## exp/indigo
Design Pipelined_Processor, start of the top module:
module Pipelined_Processor(
input CLK,
input reset,
output [7:0] imem_addr,
input [15:0] imem_data,
output [7:0] dmem_addr,
output [7:0] dmem_wdata,
output dmem_we,
input [7:0] dmem_rdata,
output [7:0] result 
   );
wire pcsrc;
wire [7:0] pcplus1_f;
wire [7:0] pcnext_f;
wire [7:0] pc_f, pc_d;
wire [15:0] instr_f, instr_d;
wire signed [7:0] SrcA_d, SrcA_e;
wire signed [7:0] RD1e, RD2e;  
wire signed [7:0] SrcB ;
wire Zero;
wire [7:0] ALUResult_e, ALUResult_m, ALUResult_w;
wire [3:0] ALUControl_d, ALUControl_e;
wire ALUSrc_d, ALUSrc_e, ResultSrc_e, ResultSrc_d, ResultSrc_m, ResultSrc_w;
wire [7:0] pcplus1_d, pcplus1_e, pcplus1_m, pcplus1_w;
wire [2:0] a1_d, Rs1D, Rs2D;
wire [2:0] Rs1E, Rs2E;
wire [2:0] a1_e, a1_m, a1_w;  
wire [3:0] opcode;
wire [2:0] funct;
wire [7:0] SrcB_reg, SrcB_reg_e, SrcB_reg_m;
wire [7:0] wrtdata;
wire [7:0] read_data_w, read_data_m;
wire MemWrite_d, MemWrite_e, MemWrite_m;
wire regwrite_d, regwrite_e, regwrite_w, regwrite_m;
wire [7:0] ImmExt_d, ImmExt_e;  
wire [1:0] ForwardAE, ForwardBE;
wire stallF, flushD, stallD, flushE;
pc p0(.pcnext(pcnext_f),. reset(reset), .pc(pc_f), .stallF(stallF), .clk(CLK));
assign pcplus1_f = pc_f + 1;
assign imem_addr = pc_f;
assign instr_f = imem_data;
assign opcode = instr_f[15:12];
assign pcnext_f = (opcode == 4'b0101 && Zero) ? (pc_f + ImmExt_d) : 
  (pcsrc) ? ImmExt_d :
                (pc_f + 1);
assign a1_d = instr_f[8:6];   
assign funct = instr_f[11:9];
assign Rs1D = instr_f[5:3];
assign Rs2D = instr_f[2:0];
  Extender e0(.in0(Rs2D), .ImmExt(ImmExt_d));
IF_ID l0(.clk(CLK), .flushD(flushD), .stallD(stallD), .pcplus1_f(pcnext_f), .pcplus1_d(pcplus1_d),  .reset(reset), .pc_f(pc_f), .pc_d(pc_d),  .instr_d(instr_d), .instr_f(instr_f));
ControlUnit c0(.opcode(opcode), .funct(funct), .Zero(Zero), .ALUSrc(ALUSrc_d), .MemWrite(MemWrite_d), .ALUControl(ALUControl_d), .ResultSrc(ResultSrc_d), .PCSrc(pcsrc), .RegWrite(regwrite_d));
  ...
make LEC_CHECK=0 ABC_AREA=1 CAP_MARGIN=20 CORE_MARGIN=2 CORE_UTILIZATION=58 CTS_CLUSTER_DIAMETER=25 CTS_CLUSTER_SIZE=73 PLACE_DENSITY_LB_ADDON=0.01 SETUP_SLACK_MARGIN=2.14 SLEW_MARGIN=20 finish   # period 7.43 ns
run.sh (not shown) runs the stock make flow with config.mk's settings and CLKGATE_MAP_FILE=.
No crash in exp/indigo: every stage finished, but the layout fails its final checks due to negative setup slack.
[inputs] exp/ember vs exp/indigo
- a deleted SETUP_SLACK_MARGIN that had been 2.14
- a deleted CTS_CLUSTER_DIAMETER that had been 25
- a deleted CTS_CLUSTER_SIZE that had been 73
- a deleted ABC_AREA that had been 1
- a deleted PLACE_DENSITY_LB_ADDON that had been 0.01
- an added PLACE_DENSITY of 0.67
- a change of CORE_UTILIZATION from 58 to 72
- a change of the clock period (ns, I/O delays scaled along) from 7.43 to 13.1
## What came out
- exp/ember -> stages 100% | layout checks FAIL | max-capacitance violations, max-slew violations, negative setup slack
- exp/ember vs exp/indigo: combinational cell area excluding buffers and inverters up in exp/ember
- From exp/indigo to exp/ember the numbers moved as follows: post-route minimum period grew by 2350 ps; final cell count decreased 20%; synthesized area went up about 1.4%; number of cells on the critical path went down by about 18%.
- In the flow results for exp/ember and exp/indigo, the longest individual stage delay on the worst path is larger on exp/ember.
- Compared with exp/indigo, chip height in exp/ember decreased by a little under 10%.
- Setup slack (higher): exp/ember
- In the flow results for exp/ember and exp/indigo, the average footprint of a synthesized cell is larger on exp/ember.
- Taking exp/indigo as the reference point, the via count of exp/ember falls by 75.
Setup changes, exp/ember to exp/xenon
- ABC_AREA now 1, previously not set
- PLACE_DENSITY no longer set, was 0.67
- CORE_UTILIZATION now 62, was 72
- the clock period (ns, I/O delays scaled along) now 12.1, was 13.1
==> results <==
The final layout from exp/xenon, which completed every stage, passed the timing, design-rule and antenna checks at the end of the flow.
Total of fill cells in the finished design: higher on exp/xenon
Compared with exp/ember, tally of unique sky130hd cells used after synthesis in exp/xenon decreased by more than a quarter.
Wire length in exp/xenon is about 15% lower than in exp/ember
Inputs modified between exp/xenon and exp/nickel:
- CTS_CLUSTER_SIZE now 95, previously not set
- PLACE_DENSITY now 0.38, previously not set
- the clock period (ns, I/O delays scaled along) now 7.41, was 12.1
[summary]
[exp/nickel] via count normalized by instance count rose about 4.6% relative to exp/xenon. The met1 usage number comes out higher for exp/xenon vs exp/nickel. Of exp/xenon and exp/nickel, the run reporting the lower post-route fraction of the period consumed by the critical path was exp/xenon. For power, dividing the value from exp/xenon by the value from exp/nickel gives 0.42. Across exp/xenon and exp/nickel, a clean result was obtained everywhere but in exp/nickel.

---

## v22
Starting RTL as in the previous note.
==> flow/config.mk <==
export PLATFORM = sky130hd
export DESIGN_NAME = Pipelined_Processor
export DESIGN_NICKNAME = Pipelined_Processor
export VERILOG_FILES = /design/flow/design.v
export SDC_FILE = /design/flow/constraint.sdc
export NUM_CORES = 4
export LEC_CHECK = 0
export CAP_MARGIN = 20
export CORE_MARGIN = 2
export CORE_UTILIZATION = 71
export CTS_CLUSTER_SIZE = 37
export SETUP_SLACK_MARGIN = -0.82
export SLEW_MARGIN = 20
==> flow/constraint.sdc <==
create_clock -name core_clock -period 12.4 [get_ports {CLK}]
set_input_delay 2.4800 -clock core_clock [delete_from_list [all_inputs] [get_ports {CLK}]]
set_output_delay 2.4800 -clock core_clock [all_outputs]
set_load 0.01 [all_outputs]
v22 finished all stages; layout check result: FAIL, due to negative setup slack.
For v6, these inputs were changed with respect to v22:
- CAP_MARGIN now 5, was 20
- HOLD_SLACK_MARGIN now -0.08, previously not set
- MAX_ROUTING_LAYER now met4, previously not set
- the clock period (ns, I/O delays scaled along) now 12.3, was 12.4
[summary]
- v22 -> v6: xor and xnor fraction of the mapped netlist area delta 0, exact match
- Post-synthesis simple-gate area fraction came out exactly the same in v6 and v22.
- v6 vs v22: worst slack at placement down
- Die size came out exactly the same in v6 and v22.
- v6 never completed, since it errored out during global routing.
Here is what was changed in the inputs of v33 compared with v6.
- CAP_MARGIN changed from 5 to 20
- HOLD_SLACK_MARGIN removed (was -0.08)
- the clock period (ns, I/O delays scaled along) changed from 12.3 to 13.6
Notes after the runs:
Finished, but not clean: v33, with negative setup slack.
Going from v6 to v33, cell area after synthesis held; number of gates resized after cts went down 16; total half-perimeter wirelength after legalization and detailed placement went down about 8%; count of placed standard cells including taps went down 79; xor/xnor cell area share of the yosys netlist held.
When v33 is measured against v6, its number of setup buffers added after CTS turns out 3 lower.
Changes observed in v33 relative to v6: count of mapped cells out of synthesis stayed essentially flat; fraction of registers with async set/reset roughly the same; total number of clock tree sinks closely matched the old numbers; final weighted congestion in routability-driven placement saw a decrease.
v33 -> v6: number of storage elements in the synthesis netlist delta 0, exact match
Power is estimated from default activity; no workload was simulated.
